Setup of v57:
## ALU_Pipeline
module ALU_Pipeline(
  input  logic clk, rst,
  input  logic [31:0] A_in, B_in,
  input  logic [31:0] instr_in,
  output logic [31:0] Result_out,
  output logic Zero_out, Carry_out, Overflow_out, Negative_out
);
  logic [31:0] A_reg, B_reg;
  logic [3:0]  ALUOp;
  logic [31:0] instr_reg;
  logic [6:0] opcode, funct7;
  logic [4:0] rd, rs1, rs2;
  logic [2:0] funct3;
  logic [31:0] Result_comb;
  logic Zero_comb, Carry_comb, Overflow_comb, Negative_comb;
  always_ff @(posedge clk or posedge rst) begin
    if (rst) begin
      A_reg <= 0;
      B_reg <= 0;
      instr_reg <= 0;
    end else begin
      A_reg <= A_in;
      B_reg <= B_in;
      instr_reg <= instr_in;
    end
  end
  InstructionDecoder decoder (
    .instruction(instr_reg),
    .opcode(opcode),
    .rd(rd),
    .funct3(funct3),
    .rs1(rs1),
    .rs2(rs2),
    .funct7(funct7)
  );
  ALUControl control (
    .opcode(opcode),
    .funct3(funct3),
    .funct7(funct7),
    .ALUOp(ALUOp)
  );
  ALU alu_inst (
    .A(A_reg),
    .B(B_reg),
    .ALUOp(ALUOp),
    .Result(Result_comb),
    .Zero(Zero_comb),
    .Carry(Carry_comb),
    .Overflow(Overflow_comb),
    .Negative(Negative_comb)
  );
  always_ff @(posedge clk or posedge rst) begin
    if (rst) begin
      Result_out <= 0;
      Zero_out <= 0;
      Carry_out <= 0;
      Overflow_out <= 0;
      Negative_out <= 0;
    end else begin
      Result_out <= Result_comb;
      Zero_out <= Zero_comb;
      Carry_out <= Carry_comb;
  ...
Settings: LEC_CHECK=0, CAP_MARGIN=20, CORE_MARGIN=6, CORE_UTILIZATION=31, CTS_CLUSTER_DIAMETER=124, CTS_CLUSTER_SIZE=75, GPL_ROUTABILITY_DRIVEN=0, MAX_ROUTING_LAYER=met4, MIN_ROUTING_LAYER=met1, PLACE_DENSITY_LB_ADDON=0.09, SLEW_MARGIN=30; clock period 8.49 ns.
run.sh (not shown) runs the stock make flow with config.mk's settings and CLKGATE_MAP_FILE=.
--- input diff v57..v37 ---
- PLACE_DENSITY_LB_ADDON: 0.09 -> unset
- CORE_MARGIN: 6 -> 2
- CORE_UTILIZATION: 31 -> 45
- CTS_CLUSTER_SIZE: 75 -> unset
- MAX_ROUTING_LAYER: met4 -> unset
- CTS_CLUSTER_DIAMETER: 124 -> unset
- GPL_ROUTABILITY_DRIVEN: 0 -> unset
- SLEW_MARGIN: 30 -> 20
- MIN_ROUTING_LAYER: met1 -> unset
- the clock period (ns, I/O delays scaled along): 8.49 -> 3.98
==> results <==
Ran to the end and failed final checks on negative setup slack: v37.
Max capacitance violation total: v57 vs v37 identical
Final hold slack: v37 vs v57 down 0.057 ns
v37 has routed wire length above what v57 had.
v37 vs v57 — combinational-cell power consumption climbed by more than 100%
v37 against v57; multi-input combinational cell area is up by a few percent.
v57 → v37: fmax went up, number of vias per cell higher, wire length of the first global-routing pass saw an increase.
For v6, these inputs were changed with respect to v37:
- CORE_UTILIZATION: 45 -> 40
- the clock period (ns, I/O delays scaled along): 3.98 -> 7.0
### Flow results
v6 ended with every stage complete and zero timing, DRC or antenna violations.
Compared with v37, in v6 clock power share picked up an extra 8.2 points, post-layout period usage of the worst path lost 36 points.
The global router's overall resource usage of v6 is lower than that of v37.
Diff v37 -> v6: highest cell delay on the worst timing path picked up an extra 0.17 ns, number of fill cells picked up an extra 895.
Number of optimization iterations in the first detailed-route pass came out exactly the same in v37 and v6.
met2 track demand over resource, v37 and v6, higher one = v37.
Measured against v6, the tally of non-filler cells in the final layout of v37 comes out at 1.2 times the reference value.
#### Input delta (v54 over v6)
- an added CTS_CLUSTER_DIAMETER of 400
- an added CTS_CLUSTER_SIZE of 98
- a change of CORE_UTILIZATION from 40 to 57
- a change of the clock period (ns, I/O delays scaled along) from 7.0 to 3.98
Results
- To summarise v54: no stage aborted, but the layout did not pass its checks, failing on negative setup slack.
- Re final critical-path required period: v6 was higher than v54.
- In the metrics for v6 and v54, the one carrying the lower area occupied by multi-input gates is v6.
- v54 against v6: maximum frequency went up by 0.032 GHz; overall routing resource usage went up by 21 points.
> inputs changed (v54 -> v15)
- CORE_UTILIZATION now 31, was 57
- CTS_CLUSTER_DIAMETER no longer set, was 400
- CTS_CLUSTER_SIZE no longer set, was 98
- the clock period (ns, I/O delays scaled along) now 5.97, was 3.98
Findings:
v15 has completed all stages; timing, DRC and antenna checks passed. The wire length in v15 sits about 10% below the value recorded for v54. | global-route usage | lower: v15 |. Post-synthesis cell type count: v15 vs v54 identical. Taking v54 as the reference, in v15 utilization after layout has decreased; fmax went down by 0.024 GHz. Compared with v54, v15 shows final total power lower by 2300 uW. Sequential group share of total power was higher in the run labelled v15. When v15 is set beside v54, its minimum clock period turns out to be 0.66 ns larger.


run A:
ALU_Pipeline again, from the RTL that the note above started with.
export LEC_CHECK = 0
export CAP_MARGIN = 25
export CELL_PAD_IN_SITES_GLOBAL_PLACEMENT = 0
export CORE_MARGIN = 2
export CORE_UTILIZATION = 34
export CTS_CLUSTER_DIAMETER = 287
export PLACE_DENSITY_LB_ADDON = 0.14
export SETUP_SLACK_MARGIN = 0.96
export SLEW_MARGIN = 20
export TNS_END_PERCENT = 40
create_clock -name core_clock -period 7.02 [get_ports {clk}]
Input changes introduced in run B (baseline for comparison: run A):
- changing TNS_END_PERCENT from 40 to 5
- changing SETUP_SLACK_MARGIN from 0.96 to -0.2
- changing CTS_CLUSTER_DIAMETER from 287 to 344
- changing CORE_UTILIZATION from 34 to 66
- setting ABC_AREA to 0 for the first time
- changing CAP_MARGIN from 25 to 20
- setting CTS_CLUSTER_SIZE to 20 for the first time
- removing PLACE_DENSITY_LB_ADDON (formerly 0.14)
- removing CELL_PAD_IN_SITES_GLOBAL_PLACEMENT (formerly 0)
- changing the clock period (ns, I/O delays scaled along) from 7.02 to 3.34
Results
Tool error DPL-0033 stopped run B during 4_1_cts; no final results. For the starting utilization of the core area, run B came in 32 points higher than run A did. Summary of run B over run A: floorplan row count shrank by 28%, standard cell core area shrank by 19000 µm², floorplan die height shrank by about 28%, post-synthesis chip area from yosys held steady. Last weighted congestion value of the routability-driven placer of run B exceeds that of run A by more than a quarter.
Inputs modified between run B and run C:
- removing CTS_CLUSTER_SIZE (formerly 20)
- removing TNS_END_PERCENT (formerly 5)
- removing SETUP_SLACK_MARGIN (formerly -0.2)
- removing CTS_CLUSTER_DIAMETER (formerly 344)
- changing CORE_UTILIZATION from 66 to 40
- removing ABC_AREA (formerly 0)
- changing the clock period (ns, I/O delays scaled along) from 3.34 to 5.97
--- outcome ---
- Run B got as far as 4_1_cts, where a tool error ended the run.
- Run C completed end to end with timing, DRC and antenna clean.
- Compared with run B, in run C area reported by Yosys stat barely changed; HPWL after detailed placement dropped 9000 µm; area fraction in compound gates barely changed; adder and majority gate portion of the synthesized area barely changed.
- Looking at core area, run C sits above run B.
Changes in run D relative to run C:
- CTS_CLUSTER_SIZE: unset -> 86
- CORE_UTILIZATION: 40 -> 58
- TNS_END_PERCENT: unset -> 5
- SETUP_SLACK_MARGIN: unset -> 0.89
- CTS_CLUSTER_DIAMETER: unset -> 40
- the clock period (ns, I/O delays scaled along): 5.97 -> 3.57
Findings:
- Run D never completed; the flow aborted with a tool error in 5_1_grt.
- Run C finished every stage and its layout cleared the timing, DRC and antenna checks.
- Against run C, area of placed instances in run D rose by more than 10%.
- Of run C and run D, the lower die area belongs to run D.
- Run D vs run C — number of post-CTS setup repair buffers rose 4.
- Summary — placer's final routability congestion estimate, run D relative to run C: higher, by 14%.
#### Input delta (run E over run D)
- swapping 0.89 for 0.93 in SETUP_SLACK_MARGIN
- clearing CTS_CLUSTER_SIZE, which used to be 86
- swapping 58 for 50 in CORE_UTILIZATION
- clearing TNS_END_PERCENT, which used to be 5
- clearing CTS_CLUSTER_DIAMETER, which used to be 40
- swapping 3.57 for 3.33 in the clock period (ns, I/O delays scaled along)
==> results <==
- The post-synth area from yosys stat of run E and that of run D are within noise of each other.
- Run E vs run D — cell total after placement climbed by a few percent
- Completing all stages was not enough for run E: its layout failed the final checks because of setup timing.
- The HPWL after detailed placement number comes out lower for run D vs run E.
- The die size in run D is 0.865 times that in run E.
- Re starting density of the core: run D and run E aren't equal, and the lower value belongs to run E.
- Run E vs. run D: post-CTS setup repair buffer count went up 58; worst setup slack before clock tree synthesis -0.13 ns; cell total in the yosys stat output neither gained nor lost much; area of the placeable core shows an increase of 18%.
- Post-synthesis instance area: run E vs run D identical
Relative to run E, the following input files were edited for run F:
- SETUP_SLACK_MARGIN removed (was 0.93)
- CORE_UTILIZATION changed from 50 to 57
Notes after the runs:
In the floorplan summary, run F is listed with a die area less than that of run E. Run F: aborted in 5_1_grt (tool error). Run F reports a lower placed standard-cell area than run E does. From run E to run F the numbers moved as follows: routability congestion estimate from global placement picked up an extra about 7%; synthesized area neither gained nor lost much; number of core rows lost 4. Die width in run F is about 6% below run E. Taking run E as the reference, in run F number of placed instances with taps included lower; cell count in the Yosys report saw little to no change.
Power is estimated from default activity; no workload was simulated.
